==> v20 <==
==> flow/design.v <==
`timescale 1ns / 1ps
module counter #(size = 8) (clk, rst, ld, ld_val, en, up, val);
    input                 clk, rst, ld, en, up;
    input      [size-1:0] ld_val;
    output reg [size-1:0] val;
    always @(posedge clk, posedge rst) begin
        if (rst) begin
            val <= 0;
        end else if (ld) begin
            val <= ld_val;
        end else if (en) begin
            val <= (up) ? val+1 : val-1;
        end
    end
endmodule
module barrelshift #(size = 8) (barrel_in, barrel, right, barrel_out);
    input      signed [size-1:0] barrel_in;
    input                  [3:0] barrel;
    input                        right;
    output reg signed [size-1:0] barrel_out;
    always @(barrel_in, barrel, right) begin
        barrel_out = barrel_in;
        if (barrel == 1) begin
            barrel_out = (right) ? barrel_in >>> 1 : barrel_in <<< 1;
        end else if (barrel == 2) begin
            barrel_out = (right) ? barrel_in >>> 2 : barrel_in <<< 2;
        end else if (barrel == 3) begin
            barrel_out = (right) ? barrel_in >>> 3 : barrel_in <<< 3;
        end else if (barrel == 4) begin
            barrel_out = (right) ? barrel_in >>> 4 : barrel_in <<< 4;
        end else if (barrel == 5) begin
            barrel_out = (right) ? barrel_in >>> 5 : barrel_in <<< 5;
        end else if (barrel == 6) begin
            barrel_out = (right) ? barrel_in >>> 6 : barrel_in <<< 6;
        end else if (barrel == 7) begin
            barrel_out = (right) ? barrel_in >>> 7 : barrel_in <<< 7;
        end else if (barrel == 8) begin
            barrel_out = (right) ? barrel_in >>> 8 : barrel_in <<< 8;
        end else if (barrel == 9) begin
            barrel_out = (right) ? barrel_in >>> 9 : barrel_in <<< 9;
        end else if (barrel == 10) begin
            barrel_out = (right) ? barrel_in >>> 10 : barrel_in <<< 10;
        end else if (barrel == 11) begin
            barrel_out = (right) ? barrel_in >>> 11 : barrel_in <<< 11;
        end else if (barrel == 12) begin
            barrel_out = (right) ? barrel_in >>> 12 : barrel_in <<< 12;
        end else if (barrel == 13) begin
            barrel_out = (right) ? barrel_in >>> 13 : barrel_in <<< 13;
        end else if (barrel == 14) begin
            barrel_out = (right) ? barrel_in >>> 14 : barrel_in <<< 14;
        end else if (barrel == 15) begin
            barrel_out = (right) ? barrel_in >>> 15 : barrel_in <<< 15;
        end
    end
endmodule
module register #(size = 8) (clk, rst, ld, ld_val, val);
    input clk, rst, ld;
    input      signed [size-1:0] ld_val;
    output reg signed [size-1:0] val;
    always @(posedge clk, posedge rst) begin
        if (rst) begin
            val <= 0;
        end else if (ld) begin
            val <= ld_val;
        end
    end
endmodule
module cordic (clk, rst, s, angle, done, sine, cosine);
    input                   clk, rst, s;
    input   signed  [31:0]  angle;
    output  reg             done;
    output  signed  [31:0]  sine, cosine;
    reg              [1:0]  y, yn;
    wire                    z;
    wire             [3:0]  cntr_val0;
    wire    signed  [31:0]  atan [0:15];
    reg                     reg_ld_angle, reg_ld_sine, reg_ld_cosine, cntr_ld0, cntr_en0;
    wire    signed  [31:0]  reg_ld_val_angle, reg_ld_val_sine, reg_ld_val_cosine;
    wire    signed  [31:0]  reg_val_angle, reg_val_sine, reg_val_cosine, bshft_val_cosine, bshft_val_sine;
    assign atan[0]  = 450_000_000;
    assign atan[1]  = 265_650_512;
    assign atan[2]  = 140_362_435;
    assign atan[3]  = 071_250_163;
    assign atan[4]  = 035_763_344;
    assign atan[5]  = 017_899_106;
    assign atan[6]  = 008_951_737;
    assign atan[7]  = 004_476_142;
    assign atan[8]  = 002_381_050;
    assign atan[9]  = 001_119_057;
    assign atan[10] = 000_559_529;
    assign atan[11] = 000_279_765;
    assign atan[12] = 000_139_882;
    assign atan[13] = 000_069_941;
    assign atan[14] = 000_034_971;
    assign atan[15] = 000_017_485;
    always @(posedge clk, posedge rst) begin
        if (rst) begin
            y <= 0;
        end else begin
            y <= yn;
        end
    end
    always @(y, s, z) begin
        case (y)
            0: begin
                if (~s) begin
                    yn <= 0;
                end else begin
                    yn <= 1;
                end
            end
            1: begin
                if (~z) begin
                    yn <= 1;
                end else begin
                    yn <= 2;
                end
            end
            2: begin
                if (s) begin
                    yn <= 2;
                end else begin
                    yn <= 0;
                end
            end
            default: yn <= 2'bxx;
        endcase
    end
    always @(y, s) begin
        reg_ld_angle = 0; reg_ld_sine = 0; reg_ld_cosine = 0; cntr_ld0 = 0; cntr_en0 = 0; done = 0;
        case (y)
            0: begin
                reg_ld_angle = 1; cntr_ld0 = 1;
                if (s) begin
                    reg_ld_sine = 1; reg_ld_cosine = 1;
                end
            end
            1: begin
                reg_ld_angle = 1; reg_ld_sine = 1; reg_ld_cosine = 1; cntr_en0 = 1;
            end
            2: begin
                done = 1;
            end
        endcase
    end
    assign reg_ld_val_angle = (y == 0) ? angle : (reg_val_angle >= 000_000_000) ? 
        reg_val_angle - atan[cntr_val0] : reg_val_angle + atan[cntr_val0];
    assign reg_ld_val_cosine = (y == 0) ? 006_073_000 : (reg_val_angle >= 000_000_000) ?
        reg_val_cosine - bshft_val_sine : reg_val_cosine + bshft_val_sine;
    assign reg_ld_val_sine = (y == 0) ? 000_000_000 : (reg_val_angle >= 000_000_000) ?
        reg_val_sine + bshft_val_cosine : reg_val_sine - bshft_val_cosine;
    assign z = (cntr_val0 == 15);
    counter   #(4) c0 (clk, rst, cntr_ld0, 0, cntr_en0, 1, cntr_val0);
    register #(32) r_angle (clk, rst, reg_ld_angle, reg_ld_val_angle, reg_val_angle);
    register #(32) r_cosine (clk, rst, reg_ld_cosine, reg_ld_val_cosine, reg_val_cosine);
    register #(32) r_sine (clk, rst, reg_ld_sine, reg_ld_val_sine, reg_val_sine);
    barrelshift #(32) b_cosine (reg_val_cosine, cntr_val0, 1, bshft_val_cosine);
    barrelshift #(32) b_sine (reg_val_sine, cntr_val0, 1, bshft_val_sine);
    assign sine = reg_val_sine;
    assign cosine = reg_val_cosine;
endmodule
==> flow/run.sh <==
#!/bin/bash
# the make line also repeats each setting of config.mk as NAME=value (left out here)
make -C /OpenROAD-flow-scripts/flow DESIGN_CONFIG=/design/flow/config.mk WORK_HOME=/design/flow/orfs CLKGATE_MAP_FILE= finish
==> flow/config.mk <==
export PLATFORM = sky130hd
export DESIGN_NAME = cordic
export DESIGN_NICKNAME = cordic
export VERILOG_FILES = /design/flow/design.v
export SDC_FILE = /design/flow/constraint.sdc
export NUM_CORES = 4
export LEC_CHECK = 0
export ABC_AREA = 0
export CAP_MARGIN = 20
export CELL_PAD_IN_SITES_GLOBAL_PLACEMENT = 0
export CORE_MARGIN = 2
export CORE_UTILIZATION = 18
export GPL_ROUTABILITY_DRIVEN = 1
export HOLD_SLACK_MARGIN = 0.11
export MAX_ROUTING_LAYER = met5
export PLACE_DENSITY_LB_ADDON = 0.24
export SETUP_SLACK_MARGIN = 0.5
export SLEW_MARGIN = 20
==> flow/constraint.sdc <==
create_clock -name core_clock -period 5.3 [get_ports {clk}]
set_input_delay 1.0600 -clock core_clock [delete_from_list [all_inputs] [get_ports {clk}]]
set_output_delay 1.0600 -clock core_clock [all_outputs]
set_load 0.01 [all_outputs]
==> inputs of v34, as changes to v20 <==
ABC_AREA = default   (was 0)
CELL_PAD_IN_SITES_GLOBAL_PLACEMENT = default   (was 0)
CORE_ASPECT_RATIO = 1.08   (was default)
CORE_UTILIZATION = 36   (was 18)
GPL_ROUTABILITY_DRIVEN = default   (was 1)
HOLD_SLACK_MARGIN = default   (was 0.11)
MAX_ROUTING_LAYER = default   (was met5)
PLACE_DENSITY_LB_ADDON = default   (was 0.24)
SETUP_SLACK_MARGIN = default   (was 0.5)
==> flow/constraint.sdc (replaced) <==
create_clock -name core_clock -period 7.5 [get_ports {clk}]
set_input_delay 1.5000 -clock core_clock [delete_from_list [all_inputs] [get_ports {clk}]]
set_output_delay 1.5000 -clock core_clock [all_outputs]
set_load 0.01 [all_outputs]
==> results_dict.tcl <==
# yosys + openroad results
set metrics [dict create \
    comb_share_pct 69.8 \
    post_cts_buffers 0 \
    setup_viol 0 \
    status "timing/DRC/antenna clean" \
    seq_area_share_pct 11.9 \
    clk_pin_slew_ns 0.08 \
    finClkSkew_ns 0.0175 \
    placement.cell_area_um2 21300 \
    cpMaxStageDelayCell "or2_1" \
    fillerInstances 5620 \
    tns_ns 0 \
    r2r_setup_slack_ns 0.37 \
    worst_slew_pin_slew_ns 1.23 \
    fin_ws_ns 0.369 \
]
the above is filed under v34

==> results_dict.tcl <==
# yosys + openroad results
set metrics [dict create \
    comb_share_pct 54.7 \
    setup_viol 36 \
    violations "negative setup slack" \
    r2r_setup_slack_ns -0.45 \
    placement.cell_area_um2 28100 \
    fin_ws_ns -0.449 \
    fillerInstances 11502 \
    tns_ns -6.93 \
    status "finished with violations" \
    post_cts_buffers 62 \
]
the above is filed under v20


* * *

==> inputs of run a <==
RTL: the design.v shown in full above, as it stands there.
Settings: LEC_CHECK=0, ABC_AREA=1, CAP_MARGIN=20, CORE_MARGIN=2, CORE_UTILIZATION=40, CTS_CLUSTER_DIAMETER=197, CTS_CLUSTER_SIZE=98, PLACE_DENSITY_LB_ADDON=0.27, SLEW_MARGIN=20, TNS_END_PERCENT=5; clock period 7.5 ns.
run.sh (not shown) runs the stock make flow with config.mk's settings and CLKGATE_MAP_FILE=.
==> run b (differences from run a) <==
- ABC_AREA: 1 -> 0
- CELL_PAD_IN_SITES_GLOBAL_PLACEMENT: not set -> 0
- CORE_UTILIZATION: 40 -> 72
- CTS_CLUSTER_DIAMETER: 197 -> not set
- CTS_CLUSTER_SIZE: 98 -> 76
- GPL_ROUTABILITY_DRIVEN: not set -> 1
- HOLD_SLACK_MARGIN: not set -> 0.11
- MAX_ROUTING_LAYER: not set -> met5
- PLACE_DENSITY_LB_ADDON: 0.27 -> 0.24
- SETUP_SLACK_MARGIN: not set -> 1.51
- TNS_END_PERCENT: 5 -> not set
==> flow/constraint.sdc (replaced) <==
create_clock -name core_clock -period 5.3 [get_ports {clk}]
set_input_delay 1.0600 -clock core_clock [delete_from_list [all_inputs] [get_ports {clk}]]
set_output_delay 1.0600 -clock core_clock [all_outputs]
set_load 0.01 [all_outputs]
==> run c (differences from run a) <==
- CORE_UTILIZATION: 40 -> 72
- CTS_CLUSTER_DIAMETER: 197 -> 350
- CTS_CLUSTER_SIZE: 98 -> 100
- PLACE_DENSITY: not set -> 0.43
- PLACE_DENSITY_LB_ADDON: 0.27 -> not set
- SETUP_SLACK_MARGIN: not set -> 0.3
- TNS_END_PERCENT: 5 -> not set
==> flow/constraint.sdc (replaced) <==
create_clock -name core_clock -period 4.32 [get_ports {clk}]
set_input_delay 0.8640 -clock core_clock [delete_from_list [all_inputs] [get_ports {clk}]]
set_output_delay 0.8640 -clock core_clock [all_outputs]
set_load 0.01 [all_outputs]
==> job_summary.md <==
### Yosys + OpenROAD results

| Metric | Value |
|---|---|
| Result of the run | stopped before the end |
| Last flow stage reached | clock tree synthesis |
| First logged error message | [ERROR DPL-0038] Utilization greater than 100%, impossible to legalize |
| Pre-Place Util | 73.6% |
| Area of the core | 26100 µm² |
| Number of distinct library cells after synthesis | 103 |
| Horizontal extent of the die | 167 µm |
| Worst slack, placed | -0.721 ns |
| Row cnt | 59 |
| Dpl cells | 3480 |
| Die area | 28000 µm² |
| Detailed-placement wirelength estimate | 82900 µm |
| Most popular library cell in the synthesized design by count | sky130_fd_sc_hd__a21oi_1 |
# the run above: run b

==> job_summary.md <==
### Flow metrics

| Metric | Value |
|---|---|
| Final-stage net count | 3582 |
| Pre-Place Util | 40.3% |
| Non-clock inverter count in the final layout | 429 |
| CP Data Required Time | 7.77 ns |
| Number of distinct library cells after synthesis | 62 |
| Worst slack, placed | 0.923 ns |
| Top Layer Used | met5 |
| Detailed-placement wirelength estimate | 67000 µm |
| Synth-to-Final Area Change | 8.13% |
| Result of the run | timing/DRC/antenna clean |
| CTS buffer count | 9 |
| Horizontal extent of the die | 225 µm |
| Row cnt | 81 |
| Dpl cells | 4049 |
| Die area | 50800 µm² |
| Most popular library cell in the synthesized design by count | sky130_fd_sc_hd__nand2_1 |
| Max_cap viols | 0 |
| Arrival time at the worst endpoint | 7.02 ns |
# the run above: run a

==> job_summary.md <==
### Yosys + OpenROAD results

| Metric | Value |
|---|---|
| Row cnt | 60 |
| Area of the core | 26900 µm² |
| Result of the run | stopped before the end |
| Most popular library cell in the synthesized design by count | sky130_fd_sc_hd__nand2_1 |
| Last flow stage reached | detailed placement |
| Post-synthesis share of cell area spent on full adders, half adders and majority gates | 7.07% |
| Number of distinct library cells after synthesis | 62 |
| Synthesized instance count | 3482 |
| Dominant kind of combinational cell | simple AND/OR/NAND/NOR gates |
| First logged error message | [ERROR DPL-0033] detailed placement checks failed during check placement. |
| Top post-synthesis cells by count | sky130_fd_sc_hd__nand2_1 (989), sky130_fd_sc_hd__inv_1 (382), sky130_fd_sc_hd__a21oi_1 (338), sky130_fd_sc_hd__nor2_1 (286), sky130_fd_sc_hd__o21ai_0 (283) |
| Multiplexer share of the synthesized area | 0% |
| Die area | 28600 µm² |
| Yosys stat chip area | 19600 µm² |
| Largest cells by area after synthesis | sky130_fd_sc_hd__nand2_1 (19%), sky130_fd_sc_hd__dfrtp_1 (13%), sky130_fd_sc_hd__a21oi_1 (8.6%) |
| Proportion of register bits with asynchronous set or reset after synthesis | 100% |
| And+or+nand+nor area frac | 34.7% |
| Horizontal extent of the die | 169 µm |
| Area share of and-or/or-and cells after synthesis | 27.3% |
| Most used flip-flop cell after synthesis | sky130_fd_sc_hd__dfrtp_1 |
| Pre-Place Util | 72.9% |
# the run above: run c


* * *

==> 01-03: inputs <==
// cordic: RTL as listed in full above, without the edits since
clock: 7.5 ns
lec_check: 0
abc_area: 1
cap_margin: 20
core_aspect_ratio: 0.5
core_margin: 2
core_utilization: 40
cts_cluster_diameter: 197
cts_cluster_size: 98
hold_slack_margin: 0.22
place_density_lb_addon: 0.27
slew_margin: 20
tns_end_percent: 5
==> 02-15 (differences from 01-03) <==
==> flow/config.mk (replaced) <==
export PLATFORM = sky130hd
export DESIGN_NAME = cordic
export DESIGN_NICKNAME = cordic
export VERILOG_FILES = /design/flow/design.v
export SDC_FILE = /design/flow/constraint.sdc
export NUM_CORES = 4
export LEC_CHECK = 0
export ABC_AREA = 0
export CAP_MARGIN = 20
export CELL_PAD_IN_SITES_GLOBAL_PLACEMENT = 0
export CORE_MARGIN = 2
export CORE_UTILIZATION = 43
export GPL_ROUTABILITY_DRIVEN = 1
export HOLD_SLACK_MARGIN = 0.29
export MAX_ROUTING_LAYER = met5
export SETUP_SLACK_MARGIN = 0.5
export SLEW_MARGIN = 20
==> flow/constraint.sdc (replaced) <==
create_clock -name core_clock -period 5.3 [get_ports {clk}]
set_input_delay 1.0600 -clock core_clock [delete_from_list [all_inputs] [get_ports {clk}]]
set_output_delay 1.0600 -clock core_clock [all_outputs]
set_load 0.01 [all_outputs]
==> results <==
item	02-15	01-03
Result of the run	complete, but fails checks	timing/DRC/antenna clean
Reasons for failing layout checks	setup timing	-
Most crowded layer after global routing	met2	met1
Multi-input gate share of the layout cell area	56.8%	68.2%
Fin util	69.2%	43.8%
Sequential cell area in the final layout	0.00259 mm²	0.00258 mm²
Detailed-route via count	29,000	24,700
Tap Cells	592	649
Number of global-route vias before repair	27,500	22,600
Post-layout instance count excluding filler cells	4,170	4,100
Upper clock frequency limit	167 MHz	146 MHz
Die boundary width	215 µm	317 µm
Worst endpoint data arrival time	6.32 ns	7.12 ns
Endpoint of the worst hold path	r_angle.val[27]	r_angle.val[24]
Highest-delay cell along the critical path	o41a_1	inv_2
Cell area after technology mapping	0.0192 mm²	0.0196 mm²
Area fraction in mux cells	1.94%	0%

* * *

==> inputs of harbor <==
Starts from the design.v that is shown in full above.
clock: 7.5 ns
lec_check: 0
cap_margin: 5
cell_pad_in_sites_detail_placement: 2
core_aspect_ratio: 1.08
core_margin: 2
core_utilization: 69
cts_cluster_diameter: 136
cts_cluster_size: 63
gpl_timing_driven: 0
max_routing_layer: met4
min_routing_layer: met2
setup_slack_margin: -0.65
slew_margin: 20
==> garnet: changes against harbor <==
ABC_AREA = 1   (was unset)
CAP_MARGIN = 20   (was 5)
CELL_PAD_IN_SITES_DETAIL_PLACEMENT = unset   (was 2)
CORE_ASPECT_RATIO = unset   (was 1.08)
CORE_MARGIN = 7   (was 2)
CORE_UTILIZATION = 40   (was 69)
CTS_CLUSTER_DIAMETER = 197   (was 136)
CTS_CLUSTER_SIZE = 98   (was 63)
GPL_TIMING_DRIVEN = unset   (was 0)
MAX_ROUTING_LAYER = unset   (was met4)
MIN_ROUTING_LAYER = unset   (was met2)
PLACE_DENSITY_LB_ADDON = 0.27   (was unset)
SETUP_SLACK_MARGIN = -0.1   (was -0.65)
TNS_END_PERCENT = 5   (was unset)
==> results <==
	harbor	garnet
Area fraction of the dominant cell type after synthesis	13.3%	18.9%
Complex-gate fraction of the synthesized area	40.5%	27.3%
Chip area from the yosys synthesis statistics	19200 um^2	19600 um^2
Share of the yosys chip area belonging to registers	13.4%	13.2%
Area fraction in full adders, half adders and majority gates	7.21%	7.07%
Mean Syn Cell Area	7.05 um^2	5.63 um^2
Simple-Gate Fraction of Synth Area	21.1%	34.7%
Status	did not finish	timing/DRC/antenna clean
Stage where the flow stopped	3_5_place_dp	-
# rows	63	80
Floorplan core density	70.1%	40.8%
Ys cells	2725	3482
Instance count of the mapped netlist	2725	3482
Core area	27400 um^2	48000 um^2
